Setup of build 33:
// lpc10_speech_synthetizer
module lpc10_speech_synthetizer (
  input  wire              clk,         
  input  wire              reset,       
  input  wire              StartSpeak,
  input  wire              RomData,
  output wire [11:0]       RomAdr,
  output reg  signed [9:0] SampleData,
  output reg               Speaking
);
reg [5:0]  Cnt_8k;
reg [4:0]  CntSegment;
reg [7:0]  CntSample;
reg [11:0] RomAdrIn;
reg        Speak;
reg [3:0]  CodeEnergy;
reg        CodeRepeat;
reg [4:0]  CodePitch;
reg [17:0] CodeK1K4;    
reg [20:0] CodeK5K10;   
wire GetEnergy, GetRepeat, GetPitch, GetK1K4, GetK5K10, ReadRom;
wire Silence, LastFrame, NoK5K10;
function signed [9:0] TabChirp(input [5:0] i);
  case (i)
    0: TabChirp = 0;    1: TabChirp = 42;   2: TabChirp = -44;  3: TabChirp = 50;
    4: TabChirp = -78;  5: TabChirp = 18;   6: TabChirp = 37;   7: TabChirp = 20;
    8: TabChirp = 2;    9: TabChirp = -31;  10: TabChirp = -59; 11: TabChirp = 2;
    12: TabChirp = 95;  13: TabChirp = 90;  14: TabChirp = 5;   15: TabChirp = 15;
    16: TabChirp = 38;  17: TabChirp = -4;  18: TabChirp = -91; 19: TabChirp = -91;
    20: TabChirp = -42; 21: TabChirp = -35; 22: TabChirp = -36; 23: TabChirp = -4;
  ...
For scale: roughly 540 flip-flops, roughly 27 I/O pins, about 36000 sq um of cells after synthesis.
export LEC_CHECK = 0
export CAP_MARGIN = 20
export CORE_MARGIN = 2
export CORE_UTILIZATION = 71
export SETUP_SLACK_MARGIN = -0.34
export SLEW_MARGIN = 20
create_clock -name core_clock -period 19.2 [get_ports {clk}]
run.sh (not shown) runs the stock make flow with config.mk's settings and CLKGATE_MAP_FILE=.
For build 90, these inputs were changed with respect to build 33:
- CTS_CLUSTER_SIZE newly set to 32
- CORE_UTILIZATION changed from 71 to 72
- SETUP_SLACK_MARGIN changed from -0.34 to -0.75
- the clock period (ns, I/O delays scaled along) changed from 19.2 to 13.1
--- outcome ---
- Number of clock buffers in the layout in build 90 is 5 below build 33.
- Final antenna diode count in build 90 vs build 33: up 1
- Against build 33, build 90 comes in 1.9% higher on total CTS buffers.
- Build 90 vs build 33 — minimum clock period after layout dropped 2.73 ns.
- Build 33 -> build 90: power increased by more than half
- In the flow results for build 33 and build 90, the placed cell area is smaller on build 33.
- Layout checks on build 90: not met. Flow itself completed; violations: setup timing.
- Per the comparison of build 90 with build 33, number of non-filler instances in the completed layout climbed 7.7%, instance count after placement with tap cells included climbed about 7%.
## Diff of input files: build 98 against build 90
- CORE_UTILIZATION: 72 -> 71
- CTS_CLUSTER_SIZE: 32 -> 75
- ABC_AREA: unset -> 1
- SETUP_SLACK_MARGIN: -0.75 -> unset
- the clock period (ns, I/O delays scaled along): 13.1 -> 20.4
==> comparison <==
Build 98 finished every step from synthesis to the final layout, and the layout passed the timing, DRC and antenna checks.
The final reports for build 98 and build 90 show amount of wire on met2 after detailed routing lower in the former.
Looking only at post-route worst hold slack, and setting everything else aside, the higher value of build 90 and build 98 goes to build 90.
For wire length, dividing the value from build 98 by the value from build 90 gives 0.876.
Ratio of routed vias to standard cells in build 98 vs build 90: down 8.2%
Die height: build 98 vs build 90 up 4.4 um
Going from build 90 to build 98, critical path depth essentially unchanged, final design instance area without fill decreased 3200 sq um, post-route setup TNS increased 179.95 ns, final worst setup slack increased 5.60 ns.
In build 98, the met3 usage came out 2.7 points below the value in build 90.
Modified inputs, build 41 compared to build 98
- an added CTS_CLUSTER_DIAMETER of 211
- an added PLACE_DENSITY_LB_ADDON of 0.26
- an added SETUP_SLACK_MARGIN of -1.19
- a change of CTS_CLUSTER_SIZE from 75 to 14
- a change of SLEW_MARGIN from 20 to 35
- a change of the clock period (ns, I/O delays scaled along) from 20.4 to 12.5
### Flow results
Build 41 did not finish: a tool error stopped it during global routing.
Build 41 vs build 98 — number of buffers inserted during clock tree synthesis dropped by more than 10%
Build 41 vs. build 98: post-detailed-placement half-perimeter wirelength moved up, synthesized netlist net count held, proportion of synthesized area in mux cells has remained practically unchanged, number of H-tree levels held.
| total placed cells including tap cells | lower: build 98 |
Build 41 ended up with a higher post-placement cell area than build 98 did.
Horizontal die dimension came out exactly the same in build 98 and build 41.
Build 41 has post-cts gate resize count above what build 98 had.
Between build 98 and build 41, the core region area does not differ in any meaningful way.
When build 41 is set beside build 98, its total setup buffers inserted after CTS turns out to be 41 larger.
Input-level comparison between build 47 and build 41:
- a deleted CTS_CLUSTER_SIZE that had been 14
- a change of CAP_MARGIN from 20 to 5
- a change of SLEW_MARGIN from 35 to 20
- a change of SETUP_SLACK_MARGIN from -1.19 to -0.24
- a change of CORE_UTILIZATION from 71 to 69
- a change of CTS_CLUSTER_DIAMETER from 211 to 295
- a deleted PLACE_DENSITY_LB_ADDON that had been 0.26
- an added HOLD_SLACK_MARGIN of -0.08
- a change of the clock period (ns, I/O delays scaled along) from 12.5 to 15.5
Notes after the runs:
Row chip height: build 47 higher / build 41 lower. Build 47 gives more weighted congestion at the end of routability-driven global placement than build 41 did. Higher starting utilization of the core area was reported by build 41, not build 47. Looking at core area, build 47 sits 1500 sq um above build 41. Out of build 41 and build 47, the only run to close with the timing, DRC and antenna checks passing was build 47. In the summary table, build 41 is marked failed, with error ODB-0269 raised in global routing. Summary of build 47 over build 41: number of buffers inserted during clock tree synthesis moved up, die size went up by 1500 sq um, post-cts resize count has decreased, horizontal die dimension went up by 1.4%, cell area after synthesis did not really move. Build 41 -> build 47: yosys stat chip area delta 0, exact match. What build 47 reported for post-detailed-placement half-perimeter wirelength has to be multiplied by 1.06 to get the figure for build 41.
Input-level comparison between build 89 and build 47:
- CORE_UTILIZATION changed from 69 to 65
- CAP_MARGIN changed from 5 to 20
- the clock period (ns, I/O delays scaled along) changed from 15.5 to 19.0
--- outcome ---
Build 89 — post-CTS resize count 1 lower, build 47 as reference
Every run in the comparison, build 47 and build 89, completed the flow with a clean layout.
Build 89 vs. build 47: total placed cells including tap cells fell by 35, total power fell by about 18%, tapcell count rose by 8.7%, final worst setup slack rose by 1.35 ns.
Comparing build 47 and build 89, the lower utilization was measured on build 89.
As of build 89, clock power had fallen by more than 10% compared to build 47.
Power is estimated from default activity; no workload was simulated.
